## snack
module snack(
    input ps2_data,
    input ps2_clk,
    input clk,
    input [1:0] speed_mode,
    input rst_n,
    input key,
    output hsync,
    output vsync,
    output beep,
    output [3:0] vga_r,
    output [3:0] vga_g,
    output [3:0] vga_b
    );
    wire key_r,key_l,key_u,key_d;
    PS2 ps2(.clk(clk),.rst(!rst_n),.ps2_clk(ps2_clk),.ps2_data(ps2_data),.up(key_u),.left(key_l),.right(key_r),.down(key_d));
    wire [9:0] col;
    wire [8:0] row;
    wire [9:0] box_x;
    wire [8:0] box_y;
    wire drive;
    wire snake_r;
    wire snake_head;
    snack_control u1_snack_control(
        .clk(clk),
        .rst_n(rst_n),
        .key_r(key_r),
        .key_l(key_l),
        .key_u(key_u),
        .key_d(key_d),
        .box_x(box_x),
        .box_y(box_y),
        .x_pos(col),
        .y_pos(row),
        .speed_mode(speed_mode),
        .drive(drive),
        .snack_r(snake_r),
        .snake_head(snake_head)
                  );
    random_box u1_random_box(
        .clk(clk),
        .rst_n(rst_n),
        .drive(drive), 
        .box_x(box_x), 
        .box_y(box_y)
    );
    wire [11:0] pixel;
    wire rdn;
    reg control_signal;
    wire [3:0]vga_r1;
    wire [3:0]vga_g1;
    wire [3:0]vga_b1;
    wire hsync1;
    wire vsync1;
    wire [3:0]vga_r2;
    wire [3:0]vga_g2;
    wire [3:0]vga_b2;
    wire hsync2;
    wire vsync2;
    VGA vga0(
        .clk(clk),
        .rst(!rst_n),
        .R(vga_r1),
        .G(vga_g1),
        .B(vga_b1),
        .HS(hsync1),
        .VS(vsync1),
        .row(row),
        .col(col),
        .rdn(rdn),
        .Din(pixel)
    );
    assign vga_r2 = 4'h0;
    assign vga_g2 = 4'h0;
    assign vga_b2 = 4'h0;
    assign hsync2 = 1'b0;
    assign vsync2 = 1'b0;
    draw_snake draw(
        .clk(clk),
        .rdn(rdn),
        .row(row),
        .col(col),
  ...
Settings: LEC_CHECK=0, ABC_AREA=1, CAP_MARGIN=0, CORE_MARGIN=2, CORE_UTILIZATION=72, CTS_CLUSTER_DIAMETER=312, CTS_CLUSTER_SIZE=15, HOLD_SLACK_MARGIN=0.29, PLACE_DENSITY_LB_ADDON=0.03, SETUP_SLACK_MARGIN=-0.34, SLEW_MARGIN=20; clock period 5.7 ns.
run.sh (not shown) runs the stock make flow with config.mk's settings and CLKGATE_MAP_FILE=.
Change:
Settings changed: ABC_AREA 1 to unset, CAP_MARGIN 0 to 20, CTS_CLUSTER_DIAMETER 312 to unset, CTS_CLUSTER_SIZE 15 to 10, HOLD_SLACK_MARGIN 0.29 to unset, PLACE_DENSITY_LB_ADDON 0.03 to unset, SETUP_SLACK_MARGIN -0.34 to 1.69.
The new run produced a clean layout; setup slack gets worse by 0.42 ns; power came out higher by 10%; clock-buffer cell count is higher by 37; area after synthesis decreases by 3.5%; die area went down by 3.4%; global-route usage grows by 0.86 points; clock skew rises by 0.0030 ns; final area went down by 0.85%.

---

snack again, from the RTL that the note above started with.
clock: 18.4 ns
lec_check: 0
abc_area: 1
cap_margin: 10
cell_pad_in_sites_global_placement: 2
core_aspect_ratio: 0.76
core_margin: 2
core_utilization: 29
gpl_timing_driven: 1
place_density_lb_addon: 0.1
slew_margin: 20
tns_end_percent: 70
Edit:
==> flow/config.mk (replaced) <==
export PLATFORM = sky130hd
export DESIGN_NAME = snack
export DESIGN_NICKNAME = snack
export VERILOG_FILES = /design/flow/design.v
export SDC_FILE = /design/flow/constraint.sdc
export NUM_CORES = 4
export LEC_CHECK = 0
export CAP_MARGIN = 20
export CORE_MARGIN = 2
export CORE_UTILIZATION = 25
export SLEW_MARGIN = 20
==> flow/constraint.sdc (replaced) <==
create_clock -name core_clock -period 61.2 [get_ports {clk}]
set_input_delay 12.2400 -clock core_clock [delete_from_list [all_inputs] [get_ports {clk}]]
set_output_delay 12.2400 -clock core_clock [all_outputs]
set_load 0.01 [all_outputs]
Register-to-register slack improved by 42 ns.
Design area is lower by 3.5%.
First-iteration DRC count is higher by 5.8%.
Utilization is lower by 4.5 points.
Edit:
--- a/flow/config.mk
+++ b/flow/config.mk
@@ -10 +10 @@
-export CORE_UTILIZATION = 25
+export CORE_UTILIZATION = 40
==> flow/constraint.sdc (replaced) <==
create_clock -name core_clock -period 8.48 [get_ports {clk}]
set_input_delay 1.6960 -clock core_clock [delete_from_list [all_inputs] [get_ports {clk}]]
set_output_delay 1.6960 -clock core_clock [all_outputs]
set_load 0.01 [all_outputs]
The changed run completed without violations.
Die area shrinks by about 37%.
Power went up to 7.1 times its value.
First-iteration DRC count came out higher by about 3.2%.
Worst setup slack gets worse by 42 ns.
Synthesized area is unchanged.
Edit:
--- a/flow/config.mk
+++ b/flow/config.mk
@@ -10 +10,4 @@
-export CORE_UTILIZATION = 40
+export CORE_UTILIZATION = 65
+export MAX_ROUTING_LAYER = met4
+export MIN_ROUTING_LAYER = met1
+export SETUP_SLACK_MARGIN = 5.0
==> flow/constraint.sdc (replaced) <==
create_clock -name core_clock -period 40.0 [get_ports {clk}]
set_input_delay 8.0000 -clock core_clock [delete_from_list [all_inputs] [get_ports {clk}]]
set_output_delay 8.0000 -clock core_clock [all_outputs]
set_load 0.01 [all_outputs]
- The changed run finished with timing, DRC and antenna clean
- worst hold slack gains 0.027 ns
- sequential share of layout area increases by 0.31 points
- power fell by 79%
- setup slack improves by 26 ns
- cell count went down by about 8%
- utilization climbs by 26 points
- clock power came out lower by 78%
- via count is about the same
- routed wire length went down by 5.4%

---

Starting RTL as in the previous note.
==> flow/config.mk <==
export PLATFORM = sky130hd
export DESIGN_NAME = snack
export DESIGN_NICKNAME = snack
export VERILOG_FILES = /design/flow/design.v
export SDC_FILE = /design/flow/constraint.sdc
export NUM_CORES = 4
export LEC_CHECK = 0
export CAP_MARGIN = 20
export CORE_MARGIN = 2
export CORE_UTILIZATION = 72
export CTS_CLUSTER_DIAMETER = 378
export CTS_CLUSTER_SIZE = 10
export PLACE_DENSITY_LB_ADDON = 0.09
export SETUP_SLACK_MARGIN = 1.69
export SLEW_MARGIN = 20
==> flow/constraint.sdc <==
create_clock -name core_clock -period 5.7 [get_ports {clk}]
set_input_delay 1.1400 -clock core_clock [delete_from_list [all_inputs] [get_ports {clk}]]
set_output_delay 1.1400 -clock core_clock [all_outputs]
set_load 0.01 [all_outputs]
Edit:
- CORE_UTILIZATION: 72 -> 70
- CTS_CLUSTER_DIAMETER: 378 -> not set
- CTS_CLUSTER_SIZE: 10 -> 18
- PLACE_DENSITY_LB_ADDON: 0.09 -> 0.19
- SETUP_SLACK_MARGIN: 1.69 -> 1.68
Die size went up by about 2.8%.
Via count hardly moves.
Clock-buffer cell count fell by 12.
Edit:
- ABC_AREA: not set -> 1
- CORE_UTILIZATION: 70 -> 72
- CTS_CLUSTER_SIZE: 18 -> not set
- HOLD_SLACK_MARGIN: not set -> 0.29
- PLACE_DENSITY_LB_ADDON: 0.19 -> 0.03
- SETUP_SLACK_MARGIN: 1.68 -> 1.49
Outcome:
- clock power came out lower by about 2%
- via count climbs by 8.9%
- wire length rose by 5.4%
- sequential power increases by about 1%
- non-clock buffer count goes down by 49
- total power rose by 3.8%
- critical path depth climbs by 2
Edit:
- CAP_MARGIN: 20 -> 15
- CTS_CLUSTER_DIAMETER: not set -> 312
- CTS_CLUSTER_SIZE: not set -> 15
- SETUP_SLACK_MARGIN: 1.49 -> -0.34
- TNS_END_PERCENT: not set -> 5
After rerunning: Critical path depth is unchanged; clock skew goes up by 0.0048 ns; sequential cell count stays the same; wire length goes down by 1.4%; power goes down by 14%; global-route usage decreases by 0.72 points.
Edit:
- ABC_AREA: 1 -> not set
- CAP_MARGIN: 15 -> 20
- CTS_CLUSTER_DIAMETER: 312 -> 74
- CTS_CLUSTER_SIZE: 15 -> 10
- PLACE_DENSITY: not set -> 0.4
- PLACE_DENSITY_LB_ADDON: 0.03 -> not set
- SETUP_SLACK_MARGIN: -0.34 -> 1.69
- TNS_END_PERCENT: 5 -> not set
After rerunning: The new run passed the timing, DRC and antenna checks. Worst setup slack is worse by 0.49 ns. Routed wire length goes down by 1.7%. Final area drops by 1.3%. Fmax falls by 12%. Final cell count is lower by 13%. Via count went down by 7.6%. Global-route usage increases by 0.86 points.
Power figures rest on the tool's default switching activity, not on a simulated workload.
